== build 39 ==
==> flow/design.v <==
module calc_mvd_cost (
    input                       ap_clk,
    input                       ap_rst,
    input                       ap_start,
    input                       ap_ce,
    output logic                ap_done,
    output logic                ap_ready,
    output logic                ap_idle,
    input        [31:0]         x,
    input        [31:0]         y,
    input        [31:0]         mv_shift,
    input        [15:0]         mv_cand_0,
    input        [15:0]         mv_cand_1,
    input        [15:0]         mv_cand_2,
    input        [15:0]         mv_cand_3,
    output logic [63:0]         bitcost,
    output logic                bitcost_ap_vld,
    input        [63:0]         lambda_sqrt_integer_int64,
    input        [63:0]         lambda_sqrt_decimal_int64,
    output logic [63:0]         mvd_cost_int64,
    output logic                mvd_cost_int64_ap_vld
);
    localparam LAMBDA_DECIMAL_SHIFT_BITS = 14;
    localparam CTX_FRAC_BITS = 15;
    logic [31:0] x_shifted, y_shifted;
    logic [63:0] lambda_sqrt_integer_reg, lambda_sqrt_decimal_reg;
    logic [63:0] lambda_sqrt_integer_s2, lambda_sqrt_decimal_s2;
    logic [63:0] lambda_sqrt_integer_s3, lambda_sqrt_decimal_s3;
    logic [15:0] mv_cand_reg[4];
    logic [3:0] pipeline_valid;
    logic same_cand;
    logic [63:0] cand1_cost, cand2_cost;
    logic [63:0] selected_cost;
    logic [63:0] bitcost_s3;
    logic [63:0] cost_mult_lambda_int;
    logic [63:0] cost_mult_lambda_dec;
    logic ap_idle_r;
    logic ap_done_r;
    always_ff @(posedge ap_clk or posedge ap_rst) begin
        if (ap_rst) begin
            ap_idle_r <= 1'b1;
            ap_done_r <= 1'b0;
            x_shifted <= 32'b0;
            y_shifted <= 32'b0;
            lambda_sqrt_integer_reg <= 64'b0;
            lambda_sqrt_decimal_reg <= 64'b0;
            mv_cand_reg[0] <= 16'b0;
            mv_cand_reg[1] <= 16'b0;
            mv_cand_reg[2] <= 16'b0;
            mv_cand_reg[3] <= 16'b0;
            pipeline_valid[0] <= 1'b0;
            same_cand <= 1'b0;
            cand1_cost <= 64'b0;
            cand2_cost <= 64'b0;
            lambda_sqrt_integer_s2 <= 64'b0;
            lambda_sqrt_decimal_s2 <= 64'b0;
            pipeline_valid[1] <= 1'b0;
            selected_cost <= 0;
            lambda_sqrt_integer_s3 <= 64'b0;
            lambda_sqrt_decimal_s3 <= 64'b0;
            pipeline_valid[2] <= 1'b0;
            bitcost_s3 <= 64'b0;
            cost_mult_lambda_int <= 64'b0;
            cost_mult_lambda_dec <= 64'b0;
            pipeline_valid[3] <= 1'b0;
            bitcost <= 64'b0;
            bitcost_ap_vld <= 1'b0;
            mvd_cost_int64 <= 64'b0;
            mvd_cost_int64_ap_vld <= 1'b0;
        end
        else if (ap_ce) begin
            ap_idle_r <= ap_idle;
            ap_done_r <= ap_done;
            if (ap_start) begin
                x_shifted <= x << mv_shift;
                y_shifted <= y << mv_shift;
                lambda_sqrt_integer_reg <= lambda_sqrt_integer_int64;
                lambda_sqrt_decimal_reg <= lambda_sqrt_decimal_int64;
                mv_cand_reg[0] <= mv_cand_0;
                mv_cand_reg[1] <= mv_cand_1;
                mv_cand_reg[2] <= mv_cand_2;
                mv_cand_reg[3] <= mv_cand_3;
                pipeline_valid[0] <= 1'b1;
            end
            else begin
                pipeline_valid[0] <= 1'b0;
            end
            pipeline_valid[1] <= pipeline_valid[0];
            lambda_sqrt_integer_s2 <= lambda_sqrt_integer_reg;
            lambda_sqrt_decimal_s2 <= lambda_sqrt_decimal_reg;
                same_cand <= (mv_cand_reg[0] == mv_cand_reg[2]) && (mv_cand_reg[1] == mv_cand_reg[3]);
                cand1_cost <= get_mvd_coding_cost(
                    $signed(x_shifted) - $signed(mv_cand_reg[0]),
                    $signed(y_shifted) - $signed(mv_cand_reg[1])
                );
                cand2_cost <= get_mvd_coding_cost(
                    $signed(x_shifted) - $signed(mv_cand_reg[2]),
                    $signed(y_shifted) - $signed(mv_cand_reg[3])
                );
            pipeline_valid[2] <= pipeline_valid[1];
            lambda_sqrt_integer_s3 <= lambda_sqrt_integer_s2;
            lambda_sqrt_decimal_s3 <= lambda_sqrt_decimal_s2;
                if (same_cand) begin
                    selected_cost <= cand1_cost;
                end
                else begin
                    selected_cost <= (cand2_cost < cand1_cost) ? cand2_cost : cand1_cost;
                end
            pipeline_valid[3] <= pipeline_valid[2];
                bitcost_s3 <= selected_cost;
                cost_mult_lambda_int <= selected_cost * lambda_sqrt_integer_s3;
                cost_mult_lambda_dec <= selected_cost * lambda_sqrt_decimal_s3;
            bitcost_ap_vld <= pipeline_valid[3];
            mvd_cost_int64_ap_vld <= pipeline_valid[3];
                bitcost <= bitcost_s3;
                mvd_cost_int64 <= cost_mult_lambda_int + (cost_mult_lambda_dec >> LAMBDA_DECIMAL_SHIFT_BITS);
        end
    end
    assign ap_ready = 1'b1;
    assign ap_done  = mvd_cost_int64_ap_vld;
    always_comb begin
        ap_idle = ap_idle_r;
        if (ap_start && ap_ce) begin
            ap_idle = 0;
        end
        else if (ap_done_r && ap_ce) begin
            ap_idle = 1;
        end
    end
    function automatic logic [63:0] get_mvd_coding_cost(input logic signed [31:0] mvd_hor, input logic signed [31:0] mvd_ver);
        logic [63:0] bitcost_temp;
        logic [63:0] x_abs, y_abs;
        logic [63:0] Q;
        logic [63:0] a, b;
        bitcost_temp = 64'd4 << CTX_FRAC_BITS;
        x_abs = (mvd_hor < 0) ? -mvd_hor : mvd_hor;
        y_abs = (mvd_ver < 0) ? -mvd_ver : mvd_ver;
        Q = 64'd1 << CTX_FRAC_BITS;
        bitcost_temp += (x_abs == 1) ? Q : 64'b0;
        bitcost_temp += (y_abs == 1) ? Q : 64'b0;
        a = get_ep_ex_golomb_bitcost_withpow(x_abs);
        b = get_ep_ex_golomb_bitcost_withpow(y_abs);
        get_mvd_coding_cost = ((a + b + bitcost_temp) >> CTX_FRAC_BITS) << 34;
    endfunction
    function automatic logic [63:0] get_ep_ex_golomb_bitcost_withpow(input logic [63:0] symbol);
        if (symbol >= 32768)
            get_ep_ex_golomb_bitcost_withpow = 64'd983040;
        else if (symbol >= 16384)
            get_ep_ex_golomb_bitcost_withpow = 64'd917504;
        else if (symbol >= 8192)
            get_ep_ex_golomb_bitcost_withpow = 64'd851968;
        else if (symbol >= 4096)
            get_ep_ex_golomb_bitcost_withpow = 64'd786432;
        else if (symbol >= 2048)
            get_ep_ex_golomb_bitcost_withpow = 64'd720896;
        else if (symbol >= 1024)
            get_ep_ex_golomb_bitcost_withpow = 64'd655360;
        else if (symbol >= 512)
            get_ep_ex_golomb_bitcost_withpow = 64'd589824;
        else if (symbol >= 256)
            get_ep_ex_golomb_bitcost_withpow = 64'd524288;
        else if (symbol >= 128)
            get_ep_ex_golomb_bitcost_withpow = 64'd458752;
        else if (symbol >= 64)
            get_ep_ex_golomb_bitcost_withpow = 64'd393216;
        else if (symbol >= 32)
            get_ep_ex_golomb_bitcost_withpow = 64'd327680;
        else if (symbol >= 16)
            get_ep_ex_golomb_bitcost_withpow = 64'd262144;
        else if (symbol >= 8)
            get_ep_ex_golomb_bitcost_withpow = 64'd196608;
        else if (symbol >= 4)
            get_ep_ex_golomb_bitcost_withpow = 64'd131072;
        else if (symbol >= 2)
            get_ep_ex_golomb_bitcost_withpow = 64'd65536;
        else
            get_ep_ex_golomb_bitcost_withpow = 64'd0;
    endfunction
endmodule
clock: 6.83 ns
lec_check: 0
cap_margin: 0
core_margin: 2
core_utilization: 72
cts_cluster_diameter: 30
cts_cluster_size: 34
slew_margin: 20
run.sh (not shown) runs the stock make flow with config.mk's settings and CLKGATE_MAP_FILE=.
What ended build 39 was a tool error in 5_1_grt; the run never finished.
Inputs modified between build 39 and build 41:
diff --git a/flow/config.mk b/flow/config.mk
--- a/flow/config.mk
+++ b/flow/config.mk
@@ -8 +8 @@
-export CAP_MARGIN = 0
+export CAP_MARGIN = 20
@@ -10,3 +10,2 @@
-export CORE_UTILIZATION = 72
-export CTS_CLUSTER_DIAMETER = 30
-export CTS_CLUSTER_SIZE = 34
+export CORE_UTILIZATION = 40
+export SETUP_SLACK_MARGIN = 2.08
==> flow/constraint.sdc <==
create_clock -name core_clock -period 8.14 [get_ports {ap_clk}]
set_input_delay 1.6280 -clock core_clock [delete_from_list [all_inputs] [get_ports {ap_clk}]]
set_output_delay 1.6280 -clock core_clock [all_outputs]
set_load 0.01 [all_outputs]
Results
Build 41 against build 39: post-cts resize count climbed 37; post-CTS setup buffer count went up 54; worst setup slack before clock tree synthesis shows an increase of 990 ps; post-synthesis cell count from yosys roughly the same; cell count after placement went up 438. Build 41 -> build 39: hold buffer count at cts delta 0, exact match. Delta(area inside the core boundary, build 41 - build 39) > 0. Clock buffer count from CTS ends up higher on build 39. Build 39 has lower floorplan row count than build 41. Having completed the whole flow, build 41 delivered a layout that passed the timing, design-rule and antenna checks. FAIL build 39 @ 5_1_grt: tool exited with error.
### build 41 -> build 88
diff --git a/flow/config.mk b/flow/config.mk
--- a/flow/config.mk
+++ b/flow/config.mk
@@ -10,2 +10,3 @@
-export CORE_UTILIZATION = 40
-export SETUP_SLACK_MARGIN = 2.08
+export CORE_UTILIZATION = 70
+export CTS_CLUSTER_SIZE = 51
+export SETUP_SLACK_MARGIN = 1.84
==> flow/constraint.sdc <==
create_clock -name core_clock -period 6.56 [get_ports {ap_clk}]
set_input_delay 1.3120 -clock core_clock [delete_from_list [all_inputs] [get_ports {ap_clk}]]
set_output_delay 1.3120 -clock core_clock [all_outputs]
set_load 0.01 [all_outputs]
### Flow results
- Build 88 | ERROR | 5_1_grt
- Yosys chip area: build 88 vs build 41 identical
- Summary of build 88 over build 41: core area saw a decrease, width of the chip saw a decrease, area after synthesis saw little to no change.
- Compared with build 41, in build 88 setup fix buffers added after clock tree synthesis saw a decrease; floorplan utilization moved up; post-cts gate resize count now larger; synthesized cell count did not really move; global placement routability congestion rose 5.1%.
- | die area | lower: build 88 |
- The cell row count in build 88 is 0.75 times that in build 41.
